lane 4:
Design CONV, start of the top module:
module CONV(
	input			clk,               
	input			reset,             
	output reg		busy,	            
	input			ready,	            
	output reg[11:0]	iaddr,            
	input signed[19:0]	idata,            
	output reg 	     cwr,              
	output reg[11:0] 	caddr_wr,         
	output reg[19:0] 	cdata_wr,         
	output reg	 crd,               
	output reg[11:0]	caddr_rd,         
	input	[19:0]		cdata_rd,         
	output reg[2:0] 	csel              
);
Size in the first run: roughly 2900 cells after synthesis, ~180 flip-flops, roughly 110 I/O pins.
clock: 5.0 ns
lec_check: 0
cap_margin: 20
core_margin: 2
core_utilization: 72
cts_cluster_size: 100
slew_margin: 20
tns_end_percent: 5
run.sh (not shown) runs the stock make flow with config.mk's settings and CLKGATE_MAP_FILE=.
Every stage of lane 4 finished as expected; the final checks, on the other hand, flagged negative setup slack, which means the layout fails.
Input changes introduced in lane 2 (baseline for comparison: lane 4):
# lane 4
export LEC_CHECK = 0
export CAP_MARGIN = 20
export CORE_MARGIN = 2
export CORE_UTILIZATION = 72
export CTS_CLUSTER_SIZE = 100
export SLEW_MARGIN = 20
export TNS_END_PERCENT = 5
create_clock -name core_clock -period 5.0 [get_ports {clk}]
# lane 2
export LEC_CHECK = 0
export CAP_MARGIN = 20
export CORE_MARGIN = 2
export CORE_UTILIZATION = 40
export SLEW_MARGIN = 20
create_clock -name core_clock -period 7.83 [get_ports {clk}]
--- outcome ---
Lane 2: all stages complete, timing, DRC and antenna checks passed
Relative to lane 4, the via count measured on lane 2 has decreased by a little under 10%.
Relative to lane 4, the sum of negative setup slack of lane 2 is higher by 74720 ps.
The lower critical path depth came out of lane 4.
Compared with lane 4, lane 2 shows final area lower by 510 um^2.
Of the two candidates, lane 4 has the worse overall power of the completed layout and lane 2 the better one.

* * *

The RTL this note starts from:
==> flow/design.v <==
module CONV(
	input			clk,               
	input			reset,             
	output reg		busy,	            
	input			ready,	            
	output reg[11:0]	iaddr,            
	input signed[19:0]	idata,            
	output reg 	     cwr,              
	output reg[11:0] 	caddr_wr,         
	output reg[19:0] 	cdata_wr,         
	output reg	 crd,               
	output reg[11:0]	caddr_rd,         
	input	[19:0]		cdata_rd,         
	output reg[2:0] 	csel              
);
parameter signed bias = 40'h0013100000;    
parameter signed K0_0 = 20'h0A89E;         
parameter signed K0_1 = 20'h092D5;         
parameter signed K0_2 = 20'h06D43;         
parameter signed K0_3 = 20'h01004;         
parameter signed K0_4 = 20'hF8F71;         
parameter signed K0_5 = 20'hF6E54;         
parameter signed K0_6 = 20'hFA6D7;         
parameter signed K0_7 = 20'hFC834;         
parameter signed K0_8 = 20'hFAC19;         
parameter IDLE       = 3'd0;    
parameter READ_CONV  = 3'd1;    
parameter WRITE_L0   = 3'd2;    
parameter DELAY1     = 3'd3;    
parameter READ_L0    = 3'd4;    
parameter WRITE_L1   = 3'd5;    
parameter DELAY2     = 3'd6;    
parameter FINISH     = 3'd7;    
reg [5:0] x, y, L1_x, L1_y;             
reg [3:0] counter_kdata, counter_kaddr;   
reg [2:0] counter_layer1;	            
reg [2:0] current_state, next_state;    
reg signed [19:0] Kernel;               
reg signed [39:0] conv_sum;             
reg signed [19:0] idata_tmp;            
wire signed [39:0] data_conv;
wire signed [19:0] conv_result;
assign data_conv = Kernel * idata_tmp;              
assign conv_result[19:0] = conv_sum[35:16] + conv_sum[15];   
always@(*) begin
	case(counter_kdata)
		4'd1: Kernel = K0_0;
		4'd2: Kernel = K0_1;
		4'd3: Kernel = K0_2;
		4'd4: Kernel = K0_3;
		4'd5: Kernel = K0_4;
		4'd6: Kernel = K0_5;
		4'd7: Kernel = K0_6;
		4'd8: Kernel = K0_7;
		4'd9: Kernel = K0_8;
		default: Kernel = 0;
	endcase
end
always@(posedge clk or posedge reset) begin
	if(reset) 
		current_state <= IDLE;
	else 
		current_state <= next_state;
end
always @(*) begin
	case (current_state)
		IDLE:       next_state = (ready) ? READ_CONV : IDLE;
		READ_CONV:  next_state = (counter_kdata == 4'd10) ? WRITE_L0 : READ_CONV;  
		WRITE_L0:   next_state = DELAY1;
		DELAY1:     next_state = (x == 6'd0 && y == 6'd0) ? READ_L0 : READ_CONV;
		READ_L0:    next_state = (counter_layer1 == 3'd4) ? WRITE_L1 : READ_L0;
		WRITE_L1:   next_state = DELAY2;
		DELAY2:     next_state = (L1_x == 6'd0 && L1_y == 6'd0) ? FINISH : READ_L0;
		FINISH:     next_state = FINISH;
		default:    next_state = IDLE;
	endcase
end
always@(posedge clk or posedge reset) begin
	if(reset) begin 
		iaddr <= 12'd0;
	end else if(current_state == READ_CONV) begin 
		case(counter_kaddr)
			4'd0: iaddr <= (y-1)*64 + x-1;
			4'd1: iaddr <= (y-1)*64 + x;
			4'd2: iaddr <= (y-1)*64 + x+1;
			4'd3: iaddr <= y*64 + x-1;
			4'd4: iaddr <= y*64 + x;		 
			4'd5: iaddr <= y*64 + x+1;		
			4'd6: iaddr <= (y+1)*64 + x-1;
			4'd7: iaddr <= (y+1)*64 + x;
			4'd8: iaddr <= (y+1)*64 + x+1;
			default: iaddr <= iaddr;
		endcase
	end
end
always@(posedge clk or posedge reset) begin
	if(reset) 
		counter_kaddr <= 4'd0;
	else if(current_state == READ_CONV) 
		counter_kaddr <= counter_kaddr + 4'd1;
	else 
		counter_kaddr <= counter_kaddr;
end
always@(posedge clk or posedge reset) begin
	if(reset) 
		idata_tmp <= 0;
	else if(current_state == READ_CONV) begin
		case(counter_kdata)
			4'd0: idata_tmp <= (x == 0 || y == 0) ? 20'd0 : idata;
			4'd1: idata_tmp <= (y == 0) ? 20'd0 : idata;
			4'd2: idata_tmp <= (x == 63 || y == 0) ? 20'd0 : idata;
			4'd3: idata_tmp <= (x == 0) ? 20'd0 : idata;
			4'd4: idata_tmp <= idata;
			4'd5: idata_tmp <= (x == 63) ? 20'd0 : idata;
			4'd6: idata_tmp <= (x == 0 || y == 63) ? 20'd0 : idata;
			4'd7: idata_tmp <= (y == 63) ? 20'd0 : idata;
			4'd8: idata_tmp <= (x == 63 || y == 63) ? 20'd0 : idata;
			default: idata_tmp <= idata_tmp;
		endcase
	end 
end
always@(posedge clk or posedge reset) begin
	if(reset) 
		conv_sum <= 40'd0;
	else if(current_state == READ_CONV) begin
		if(counter_kdata == 0) 
			conv_sum <= 40'd0;
		else if(counter_kdata == 10)     
			conv_sum <= conv_sum + bias;
		else  
			conv_sum <= conv_sum + data_conv;  
	end
end
always@(posedge clk or posedge reset) begin
	if(reset) 
		busy <= 0;
	else if(ready) 
		busy <= 1; 
	else if(current_state == FINISH) 
		busy <= 0;
end
always@(posedge clk or posedge reset) begin
	if(reset) 
		cwr <= 1'd0;
	else if(current_state == WRITE_L0 || current_state == WRITE_L1)
		cwr <= 1'd1;
	else 
		cwr <= 1'd0;
end
always@(posedge clk or posedge reset) begin
	if(reset) 
		crd <= 1'd0;
	else if(current_state == READ_L0) 
		crd <= 1'd1;
	else 
		crd <= 1'd0;
end
always@(posedge clk or posedge reset) begin
	if(reset) 
		csel <= 3'b000;
	else if(current_state == WRITE_L0) 
		csel <= 3'b001;
	else if(current_state == WRITE_L1) 
		csel <= 3'b011;
	else if(current_state == READ_L0) 
		csel <= 3'b001;
	else 
		csel <= csel;
end
always@(posedge clk or posedge reset) begin
	if(reset) 
		caddr_rd <= 12'd0;
	else if(current_state == READ_L0) begin
		case(counter_layer1)
			3'd0: caddr_rd <= L1_y*64 + L1_x;
			3'd1: caddr_rd <= L1_y*64 + L1_x+1;
			3'd2: caddr_rd <= (L1_y+1)*64 + L1_x;
			3'd3: caddr_rd <= (L1_y+1)*64 + L1_x+1;
		endcase 
	end
end
always@(posedge clk or posedge reset) begin
	if(reset) 
		caddr_wr <= 0;
	else if(current_state == WRITE_L0)  
		caddr_wr <= y * 64 + x; 
	else if(current_state == WRITE_L1)  
		caddr_wr <= (L1_y/2) * 32 + (L1_x/2);  
end
reg signed [19:0] current_max;
always@(posedge clk or posedge reset) begin
	if(reset) begin
		cdata_wr <= 20'd0;
		current_max <= 20'd0; 
	end else begin
		case(current_state)
			WRITE_L0:  
				cdata_wr <= (conv_sum[39]) ? 20'd0 : conv_result;
			READ_L0: begin				
				if(counter_layer1 == 3'd1) begin	 
					current_max <= cdata_rd; 		 
				end else begin
					current_max <= (cdata_rd > current_max) ? cdata_rd : current_max;
				end
			end
			WRITE_L1: begin
				cdata_wr <= current_max;
				current_max <= 20'h00000;  
			end
			default: begin
			end
		endcase
	end
end
always@(posedge clk or posedge reset) begin
	if(reset) begin
		x <= 6'd0; 
		y <= 6'd0;
	end else if(current_state == WRITE_L0) begin
		if(x == 6'd63) begin  
			x <= 6'd0;
			y <= y + 6'd1;
		end else begin
			x <= x + 6'd1;
		end
	end
end
always@(posedge clk or posedge reset) begin
	if(reset) begin
		L1_x <= 6'd0; 
		L1_y <= 6'd0;
	end else if(current_state == WRITE_L1) begin
		if(L1_x == 6'd62) begin
			L1_x <= 0;
			L1_y <= L1_y + 2;
		end else begin
			L1_x <= L1_x + 2;
		end
	end
end
always@(posedge clk or posedge reset) begin
	if(reset) 
		counter_kdata <= 4'd0;
	else 
		counter_kdata <= counter_kaddr;
end
always@(posedge clk or posedge reset) begin
	if(reset) 
		counter_layer1 <= 0;
	else if(current_state == READ_L0) 
		counter_layer1 <= counter_layer1 + 3'd1;
	else 
		counter_layer1 <= 0;
end
endmodule
clock: 4.55 ns
lec_check: 0
abc_area: 1
cap_margin: 20
core_margin: 2
core_utilization: 72
cts_cluster_size: 14
place_density: 0.42
slew_margin: 20
tns_end_percent: 30
The first run did not get past global routing (5_1_grt) with GRT-0232.
==> next run, changes <==
CAP_MARGIN = 35   (was 20)
SETUP_SLACK_MARGIN = -0.19   (was not set)
The new run failed in global routing (5_1_grt).
Synthesized cell count stays the same.
Die area is unchanged.
Area after synthesis does not change.
==> next run, changes <==
ABC_AREA = not set   (was 1)
CAP_MARGIN = 20   (was 35)
CORE_UTILIZATION = 65   (was 72)
CTS_CLUSTER_SIZE = not set   (was 14)
PLACE_DENSITY = not set   (was 0.42)
SETUP_SLACK_MARGIN = not set   (was -0.19)
TNS_END_PERCENT = not set   (was 30)
clock period = 5.45 ns   (was 4.55 ns; I/O delays follow)
The changed run ran to the end with violations: negative setup slack.
Area after synthesis went down by 4.1%.
Die area went up by 6.1%.
Synthesized cell count went down by 18%.
==> next run, changes <==
CORE_UTILIZATION = 72   (was 65)
CTS_CLUSTER_SIZE = 33   (was not set)
PLACE_DENSITY_LB_ADDON = 0.08   (was not set)
The changed run aborted during global routing (5_1_grt) on ODB-0269.
Die area is lower by 9.5%.
Synthesized area stays the same.
Synthesized cell count stays the same.
==> next run, changes <==
CORE_UTILIZATION = 65   (was 72)
CTS_CLUSTER_SIZE = not set   (was 33)
PLACE_DENSITY_LB_ADDON = not set   (was 0.08)
clock period = 6.6 ns   (was 5.45 ns; I/O delays follow)
The changed run finished with negative setup slack left.
Area after synthesis stays the same.
Die area increases by roughly a tenth.
Synthesized cell count stays the same.
==> next run, changes <==
CAP_MARGIN = 5   (was 20)
CORE_ASPECT_RATIO = 0.72   (was not set)
CORE_UTILIZATION = 72   (was 65)
CTS_CLUSTER_SIZE = 37   (was not set)
HOLD_SLACK_MARGIN = 0.3   (was not set)
Outcome: The new run finished but fails on negative setup slack. Area after synthesis is unchanged. Critical path depth does not change. Setup slack got worse by 0.27 ns. Clock power is higher by a little under a tenth. Wire length is higher by roughly a tenth. Core utilization is higher by 8.1 points. Via count is higher by a little under a tenth. Sequential cell count is unchanged. Power is higher by a few percent.
Power figures rest on the tool's default switching activity, not on a simulated workload.
